run 1:
==> flow/design.v <==
module RstGen(
    input           clk,
    input           asrst_n,
    output wire     srst_n
);
reg  asrst_n_d1, asrst_n_d2;
always @(posedge clk or negedge asrst_n) begin
    if (!asrst_n) begin
        asrst_n_d1 <= 1'b0;
        asrst_n_d2 <= 1'b0;
    end
    else begin
        asrst_n_d1 <= asrst_n;
        asrst_n_d2 <= asrst_n_d1;
    end
end
assign srst_n = asrst_n_d2;
endmodule
module RoundRobinArbiter(
    input wire clk,
    input wire asrst,            
    input wire en,
    input wire [2:0] req_vld,
    output reg [2:0] o_grant
);
reg [2:0] last_grant;            
always @(*) begin
    if (en)
        case (last_grant)
            'b001: begin
                if      (req_vld[1]) o_grant = 3'b010;
                else if (req_vld[2]) o_grant = 3'b100;
                else if (req_vld[0]) o_grant = 3'b001;
                else                 o_grant = 3'b000;
            end
            'b010: begin
                if      (req_vld[2]) o_grant = 3'b100;
                else if (req_vld[0]) o_grant = 3'b001;
                else if (req_vld[1]) o_grant = 3'b010;
                else                 o_grant = 3'b000;
            end
            'b100: begin
                if      (req_vld[0]) o_grant = 3'b001;
                else if (req_vld[1]) o_grant = 3'b010;
                else if (req_vld[2]) o_grant = 3'b100;
                else                 o_grant = 3'b000;
            end
            default: o_grant <= 3'b000;
        endcase
    else
        o_grant <= 3'b000;
end
always @(posedge clk or posedge asrst) begin
    if (asrst) last_grant <= 'b100;
    else if (en && (| req_vld)) begin
        last_grant <= o_grant;
    end
end
endmodule
module SyncFIFO #(
    parameter DEPTH = 192,
    parameter WIDTH = 8
)(
    input                           clk,
    input                           asrst,   
    input                           wren,    
    input           [WIDTH-1:0]     wrdata,  
    output   wire                   full,    
    input                           rden,    
    output   reg    [WIDTH-1:0]     rddata,  
    output   wire                   empty    
);
localparam ADDR_WIDTH = $clog2(DEPTH);       
reg  [WIDTH-1:0] mem [0:DEPTH-1];            
reg  [ADDR_WIDTH-1:0] wrptr;                 
reg  [ADDR_WIDTH-1:0] rdptr;
reg  [ADDR_WIDTH:0] cnt;                     
always @(posedge clk or posedge asrst) begin
    if (asrst) begin
        rdptr  <= 'd0;
        rddata <= 'd0;
    end 
    else if (rden && !empty) begin
        rddata <= mem[rdptr];
        if (rdptr < DEPTH - 1) 
            rdptr <= rdptr + 'd1;
        else rdptr <= 'd0;
    end
end
always @(posedge clk or posedge asrst) begin
    if (asrst) begin
        wrptr <= 'd0;
    end 
    else if (wren && !full) begin
        mem[wrptr] <= wrdata;
        if (wrptr < DEPTH - 1) 
            wrptr <= wrptr + 'd1;
        else wrptr <= 'd0;
    end
end
always @(posedge clk or posedge asrst) begin
    if (asrst) 
        cnt <= 'd0;
    else if ((wren && !full) && !(rden && !empty))
        cnt <= cnt + 'd1;
    else if (!(wren && !full) && (rden && !empty))
        cnt <= cnt - 'd1;
end
assign full = (cnt == DEPTH);
assign empty = (cnt == 0);
endmodule
module SyncFIFO_Bypass #(
    parameter   DEPTH = 8,
    parameter   WIDTH = 64
)(
    input                       CLK,
    input                       Reset,       
    input                       i_WrEn,      
    input       [WIDTH-1:0]     i_WrData,    
    output wire                 o_Valid,     
    output wire [WIDTH-1:0]     o_Data,
    input                       i_Grant,
    output wire                 o_Grant
);
wire                    fifo_wren, fifo_rden;
wire                    fifo_empty;
wire  [WIDTH-1:0]       fifo_wrdata, fifo_rddata;
reg   [WIDTH-1:0]       i_WrData_reg;        
reg                     i_Grant_reg;         
reg                     fifo_empty_reg;      
always @(posedge CLK) begin
    i_WrData_reg <= i_WrData;
    i_Grant_reg  <= i_Grant;
    fifo_empty_reg <= fifo_empty;
end
assign o_Valid = i_Grant_reg;
assign fifo_wren = (i_WrEn && i_Grant && fifo_empty) ? 0 : i_WrEn;
assign fifo_wrdata = i_WrData;
assign fifo_rden = i_Grant;
assign o_Grant = fifo_empty ? i_WrEn : 1;
assign o_Data  = (i_Grant_reg && fifo_empty_reg) ? i_WrData_reg : fifo_rddata;
SyncFIFO #(
    .DEPTH      ( DEPTH         ),
    .WIDTH      ( WIDTH         )
)u_SyncFIFO(
    .clk        ( CLK           ),
    .asrst      ( Reset         ),
    .wren       ( fifo_wren     ),
    .wrdata     ( fifo_wrdata   ),
    .full       (               ),
    .rden       ( fifo_rden     ),
    .rddata     ( fifo_rddata   ),
    .empty      ( fifo_empty    )
);
endmodule
module PassC #(
    parameter WIDTH = 8
)(
    input                       CLK,
    input                       Reset,       
    input                       i_WrEn,      
    input       [WIDTH-1:0]     i_WrData,    
    output reg                  o_Valid,     
    output reg  [WIDTH-1:0]     o_Data,
    input                       i_Grant,
    output wire                 o_Grant
);
assign o_Grant = i_WrEn;
always @(posedge CLK or posedge Reset) begin
    if (Reset)
        o_Valid <= 'd0;
    else
        o_Valid <= i_Grant;
end
always @(posedge CLK or posedge Reset) begin
    if (Reset)
        o_Data  <= 'd0;
    else if (i_Grant)
        o_Data  <= i_WrData;
end
endmodule
module ArbTop #(
    parameter   FIFO_DEPTH = 8,
    parameter   WIDTH = 64
)(
    input                       CLK,
    input                       ASynReset_N,
    input                       i_DataValid_A, i_DataValid_B, i_DataValid_C,
    input       [WIDTH-1:0]     i_DataIn_A,    i_DataIn_B,    i_DataIn_C,
    input                       i_DataGrant_D,
    output wire                 o_DataValid_D,
    output wire [WIDTH-1:0]     o_DataOut_D,
    output wire                 o_DataGrant_A, o_DataGrant_B, o_DataGrant_C
);
wire                SynReset_N;
wire  [2:0]         arb_req, arb_grant;
wire                PassA_DataVld, PassB_DataVld, PassC_DataVld;
wire  [WIDTH-1:0]   PassA_Data,    PassB_Data,    PassC_Data;
assign {o_DataGrant_C, o_DataGrant_B, o_DataGrant_A} = arb_grant;
assign o_DataValid_D = (PassA_DataVld || PassB_DataVld || PassC_DataVld);
assign o_DataOut_D = PassA_DataVld ? PassA_Data :
                     PassB_DataVld ? PassB_Data :
                     PassC_DataVld ? PassC_Data :
                     0;
RstGen u_RstGen(
    .clk        ( CLK           ),
    .asrst_n    ( ASynReset_N   ),
    .srst_n     ( SynReset_N    )
);
RoundRobinArbiter u_RoundRobinArbiter(
    .clk        ( CLK           ),
    .asrst      ( ~SynReset_N   ),
    .en         ( i_DataGrant_D ),
    .req_vld    ( arb_req       ),
    .o_grant    ( arb_grant     )
);
SyncFIFO_Bypass #(
    .DEPTH      ( FIFO_DEPTH    ),
    .WIDTH      ( WIDTH         )
) u_PassA (
    .CLK        ( CLK           ),
    .Reset      ( ~SynReset_N   ),
    .i_Grant    ( arb_grant[0]  ),
    .i_WrEn     ( i_DataValid_A ),
    .i_WrData   ( i_DataIn_A    ),
    .o_Grant    ( arb_req[0]    ),
    .o_Valid    ( PassA_DataVld ),
    .o_Data     ( PassA_Data    )
);
SyncFIFO_Bypass #(
    .DEPTH      ( FIFO_DEPTH    ),
    .WIDTH      ( WIDTH         )
) u_PassB (
    .CLK        ( CLK           ),
    .Reset      ( ~SynReset_N   ),
    .i_Grant    ( arb_grant[1]  ),
    .i_WrEn     ( i_DataValid_B ),
    .i_WrData   ( i_DataIn_B    ),
    .o_Grant    ( arb_req[1]    ),
    .o_Valid    ( PassB_DataVld ),
    .o_Data     ( PassB_Data    )
);
PassC #(
    .WIDTH      ( WIDTH         )
)u_PassC (
    .CLK        ( CLK           ),
    .Reset      ( ~SynReset_N   ),
    .i_Grant    ( arb_grant[2]  ),
    .i_WrEn     ( i_DataValid_C ),
    .i_WrData   ( i_DataIn_C    ),
    .o_Grant    ( arb_req[2]    ),
    .o_Valid    ( PassC_DataVld ),
    .o_Data     ( PassC_Data    )
);
endmodule
clock: 2.74 ns
lec_check: 0
cap_margin: 20
core_margin: 3
core_utilization: 72
cts_cluster_size: 36
place_density: 0.59
setup_slack_margin: -0.12
slew_margin: 15
run.sh (not shown) runs the stock make flow with config.mk's settings and CLKGATE_MAP_FILE=.
Every stage of run 1 finished as expected; the final checks, on the other hand, flagged setup timing, which means the layout fails.
Input-level comparison between run 2 and run 1:
==> flow/config.mk <==
export PLATFORM = sky130hd
export DESIGN_NAME = ArbTop
export DESIGN_NICKNAME = ArbTop
export VERILOG_FILES = /design/flow/design.v
export SDC_FILE = /design/flow/constraint.sdc
export NUM_CORES = 4
export LEC_CHECK = 0
export CAP_MARGIN = 20
export CORE_MARGIN = 2
export CORE_UTILIZATION = 66
export SLEW_MARGIN = 20
--- outcome ---
- Per the comparison of run 2 with run 1, fraction of power spent switching nets shows a reduction of 1.5 points; net count after synthesis closely matched the old numbers; sequential cell area share decreased 0.24 points; minimum clock period moved down.
- Die size (run 2 / run 1): 1.07
- Compared with run 1, run 2 shows a higher achievable clock frequency.
- Per the comparison of run 2 with run 1, final worst setup slack higher, combinational-cell power consumption decreased by 3.7% relative to the old numbers.
- The higher global-route usage of run 1 and run 2 is in run 1.
- On global-route met2 utilization: between run 1 and run 2, it ends up higher for run 1.
- Although run 2 finished all stages, its layout failed final checks on setup timing.
Input-level comparison between run 3 and run 2:
diff --git a/flow/config.mk b/flow/config.mk
--- a/flow/config.mk
+++ b/flow/config.mk
@@ -9,3 +9,3 @@
 export CORE_MARGIN = 2
-export CORE_UTILIZATION = 66
+export CORE_UTILIZATION = 68
 export SLEW_MARGIN = 20
==> flow/constraint.sdc <==
create_clock -name core_clock -period 3.15 [get_ports {CLK}]
set_input_delay 0.6300 -clock core_clock [delete_from_list [all_inputs] [get_ports {CLK}]]
set_output_delay 0.6300 -clock core_clock [all_outputs]
set_load 0.01 [all_outputs]
==> results <==
Run 3 completed end to end; final checks failed (setup timing).
Fraction of area in non-clock buffers ended up 1.1 points lower on run 3 than on run 2.
Looking at type of the tightest min-delay check, the input port to asynchronous set/reset pin result is from run 3; the flip-flop to asynchronous set/reset pin one comes from run 2.
In the metrics for run 2 and run 3, the one carrying the lower combinational logic power is run 3.
Summary of run 3 over run 2: part of the cycle the worst path needs went down 9.2 points, post-route total power went down 12%, total number of placement rows went down 1.
Compared with run 2, run 3 shows a worst-case reg-to-reg path depth that is 1 lower.
Of the two candidates, run 2 has the worse global-route wire length before repair and run 3 the better one.
Summary of run 3 over run 2: worst slack on hold paths went down by 100 ps; core occupancy in the finished layout went up by 0.51 points.
Looking at cell area, run 3 sits about 1.8% lower than run 2 does.
> inputs changed (run 3 -> run 4)
diff --git a/flow/config.mk b/flow/config.mk
--- a/flow/config.mk
+++ b/flow/config.mk
@@ -9,3 +9,3 @@
 export CORE_MARGIN = 2
-export CORE_UTILIZATION = 68
+export CORE_UTILIZATION = 40
 export SLEW_MARGIN = 20
==> flow/constraint.sdc <==
create_clock -name core_clock -period 6.0 [get_ports {CLK}]
set_input_delay 1.2000 -clock core_clock [delete_from_list [all_inputs] [get_ports {CLK}]]
set_output_delay 1.2000 -clock core_clock [all_outputs]
set_load 0.01 [all_outputs]
[summary]
Run 4 reached the end of the flow, and the finished layout is clean on the timing, DRC and antenna checks. Relative to run 3, the combinational cell fraction of total power of run 4 is lower by 2.9 points. Sort run 4 and run 3 by total core area, ascending, and run 3 comes first. Run 4 vs run 3: half-perimeter wire length of the detailed placement result up by a few percent. Final instance area of run 4 falls short of that of run 3 by a few percent. In the reports for run 4 and run 3, the larger flop share of the area belongs to run 4.
The following lists how run 5 was set up differently from run 4:
diff --git a/flow/config.mk b/flow/config.mk
--- a/flow/config.mk
+++ b/flow/config.mk
@@ -7,5 +7,7 @@
 export LEC_CHECK = 0
+export ABC_AREA = 1
 export CAP_MARGIN = 20
 export CORE_MARGIN = 2
-export CORE_UTILIZATION = 40
+export CORE_UTILIZATION = 72
+export CTS_CLUSTER_DIAMETER = 221
 export SLEW_MARGIN = 20
==> flow/constraint.sdc <==
create_clock -name core_clock -period 2.74 [get_ports {CLK}]
set_input_delay 0.5480 -clock core_clock [delete_from_list [all_inputs] [get_ports {CLK}]]
set_output_delay 0.5480 -clock core_clock [all_outputs]
set_load 0.01 [all_outputs]
--- outcome ---
Run 5 vs. run 4: chip area from the yosys synthesis statistics went up by 1.9%. The final report for run 5 shows a completed flow and a layout that fails verification, specifically setup timing. In run 5, the buffer share of cell area came out 3.8 points above the value in run 4. Changes observed in run 5 relative to run 4: register-to-register slack decreased 1990 ps; maximum clock skew at final layout essentially unchanged. The higher cell count after synthesis came out of run 5. Compared with run 4, run 5 shows a higher post-CTS setup repair buffer count.
The inputs of run 6 differ from those of run 5 as listed below.
diff --git a/flow/config.mk b/flow/config.mk
--- a/flow/config.mk
+++ b/flow/config.mk
@@ -7,7 +7,9 @@
 export LEC_CHECK = 0
-export ABC_AREA = 1
-export CAP_MARGIN = 20
+export CAP_MARGIN = 40
 export CORE_MARGIN = 2
 export CORE_UTILIZATION = 72
-export CTS_CLUSTER_DIAMETER = 221
+export CTS_CLUSTER_DIAMETER = 360
+export CTS_CLUSTER_SIZE = 18
+export HOLD_SLACK_MARGIN = 0.29
+export SETUP_SLACK_MARGIN = 0.21
 export SLEW_MARGIN = 20
==> comparison <==
Between run 5 and run 6, part of the power in the clock network decreased.
Diff run 5 -> run 6: initial core utilization now sits at about the same level, fraction of the mapped netlist area in compound gates increased by 4.7 points relative to the old numbers, first-pass GRT wire length lost about 12%, combinational share of cell area climbed 1.4 points, final number of setup-violating endpoints grew by 70%.
The overall power in run 6 is 0.875 times that in run 5.
[run 6] flow finished | final checks: failed | reasons: setup timing
Power and IR drop assume default switching activity.
